## job 8937
## top
module top(
     input wire clk, reset,
     input wire start, si,
     output wire [3:0] an,
     output wire [7:0] sseg
    );
==> flow/config.mk <==
export PLATFORM = sky130hd
export DESIGN_NAME = top
export DESIGN_NICKNAME = top
export VERILOG_FILES = /design/flow/design.v
export SDC_FILE = /design/flow/constraint.sdc
export NUM_CORES = 4
export LEC_CHECK = 0
export ABC_AREA = 0
export CAP_MARGIN = 20
export CELL_PAD_IN_SITES_GLOBAL_PLACEMENT = 2
export CORE_MARGIN = 2
export CORE_UTILIZATION = 26
export CTS_CLUSTER_SIZE = 81
export GPL_ROUTABILITY_DRIVEN = 0
export GPL_TIMING_DRIVEN = 1
export MIN_ROUTING_LAYER = met2
export SETUP_SLACK_MARGIN = 1.92
export SLEW_MARGIN = 20
export TNS_END_PERCENT = 95
==> flow/constraint.sdc <==
create_clock -name core_clock -period 10.0 [get_ports {clk}]
set_input_delay 2.0000 -clock core_clock [delete_from_list [all_inputs] [get_ports {clk}]]
set_output_delay 2.0000 -clock core_clock [all_outputs]
set_load 0.01 [all_outputs]
run.sh (not shown) runs the stock make flow with config.mk's settings and CLKGATE_MAP_FILE=.
What job 9185 does differently from job 8937 at the input level:
--- a/flow/config.mk
+++ b/flow/config.mk
@@ -7,8 +7,7 @@
 export LEC_CHECK = 0
-export ABC_AREA = 0
+export ABC_AREA = 1
 export CAP_MARGIN = 20
-export CELL_PAD_IN_SITES_GLOBAL_PLACEMENT = 2
+export CELL_PAD_IN_SITES_GLOBAL_PLACEMENT = 1
 export CORE_MARGIN = 2
 export CORE_UTILIZATION = 26
-export CTS_CLUSTER_SIZE = 81
 export GPL_ROUTABILITY_DRIVEN = 0
Results
Going from job 8937 to job 9185, post-placement worst setup slack went up, relative area of non-clock buffer cells in the final design did not really move.
Met2 track demand over resource in global routing, job 9185 and job 8937: higher on job 9185
Looking at time the worst path needs with I/O delays and setup, job 9185 sits 63 ps higher than job 8937 does.
From job 8937 to job 9185 the numbers moved as follows: number of CTS-inserted buffers -1, total met3 wirelength after detailed routing +about 16%.
Job 9185 finished all stages; layout check result: FAIL, due to design-rule violations.
Taking job 8937 as the reference, in job 9185 register-to-register slack grew by 390 ps, cell internal power dissipation saw an increase, detailed-route via count climbed about 20%.
Job 8937 has lower first-pass GRT wire length than job 9185.
Row part of the power in the clock network: job 9185 lower / job 8937 higher
> inputs changed (job 9185 -> job 7595)
==> flow/config.mk <==
export PLATFORM = sky130hd
export DESIGN_NAME = top
export DESIGN_NICKNAME = top
export VERILOG_FILES = /design/flow/design.v
export SDC_FILE = /design/flow/constraint.sdc
export NUM_CORES = 4
export LEC_CHECK = 0
export CAP_MARGIN = 20
export CORE_MARGIN = 2
export CORE_UTILIZATION = 26
export GPL_TIMING_DRIVEN = 0
export SETUP_SLACK_MARGIN = 1.92
export SLEW_MARGIN = 20
Results
The final layout from job 7595, which completed every stage, passed the timing, DRC and antenna checks at the end of the flow. From job 9185 to job 7595 the numbers moved as follows: sequential fraction of design power saw an increase, share of final layout cell area taken by clock buffers and inverters saw an increase, critical path depth saw a decrease, non-clock buffer count saw an increase.
Edits applied to the flow inputs when going from job 7595 to job 4043:
--- a/flow/config.mk
+++ b/flow/config.mk
@@ -7,7 +7,17 @@
 export LEC_CHECK = 0
+export ABC_AREA = 1
 export CAP_MARGIN = 20
-export CORE_MARGIN = 2
+export CELL_PAD_IN_SITES_DETAIL_PLACEMENT = 2
+export CELL_PAD_IN_SITES_GLOBAL_PLACEMENT = 0
+export CORE_ASPECT_RATIO = 1.74
+export CORE_MARGIN = 3
 export CORE_UTILIZATION = 26
+export CTS_CLUSTER_SIZE = 81
+export GPL_ROUTABILITY_DRIVEN = 0
 export GPL_TIMING_DRIVEN = 0
+export HOLD_SLACK_MARGIN = -0.04
+export MIN_ROUTING_LAYER = met2
+export PLACE_DENSITY_LB_ADDON = 0.07
 export SETUP_SLACK_MARGIN = 1.92
 export SLEW_MARGIN = 20
+export TNS_END_PERCENT = 95
[summary]
- Job 4043 finished all stages; the layout is clean.
- Comparing the two runs side by side, job 4043 comes out ahead of job 7595 on post-route minimum period.
- Delta (job 4043 minus job 7595): post-synthesis cell area increased by about 6% relative to the old numbers, internal power component decreased by 2.8% relative to the old numbers.
Here is what was changed in the inputs of job 5927 compared with job 4043.
==> flow/config.mk <==
export PLATFORM = sky130hd
export DESIGN_NAME = top
export DESIGN_NICKNAME = top
export VERILOG_FILES = /design/flow/design.v
export SDC_FILE = /design/flow/constraint.sdc
export NUM_CORES = 4
export LEC_CHECK = 0
export ABC_AREA = 1
export CAP_MARGIN = 20
export CORE_MARGIN = 2
export CORE_UTILIZATION = 72
export SLEW_MARGIN = 20
==> flow/constraint.sdc <==
create_clock -name core_clock -period 15.4 [get_ports {clk}]
set_input_delay 3.0800 -clock core_clock [delete_from_list [all_inputs] [get_ports {clk}]]
set_output_delay 3.0800 -clock core_clock [all_outputs]
set_load 0.01 [all_outputs]
- Taking job 4043 as the reference, in job 5927 post-route standard cell area excluding fillers shows a reduction of about 5.6%; die area shows a reduction of 35,000 um2; growth of design area from synthesis to finish shows a reduction of 6.4 points; routing usage on met1 shows an increase of 40 points; overall routing resource usage shows an increase of 2.3 points.
- Going from job 4043 to job 5927, post-detailed-placement cell area lost 6.1%, proportion of cell area occupied by registers picked up an extra 2.1 points, worst setup margin picked up an extra 4450 ps.
No activity file was given, so power comes from the tool's default toggle rates.
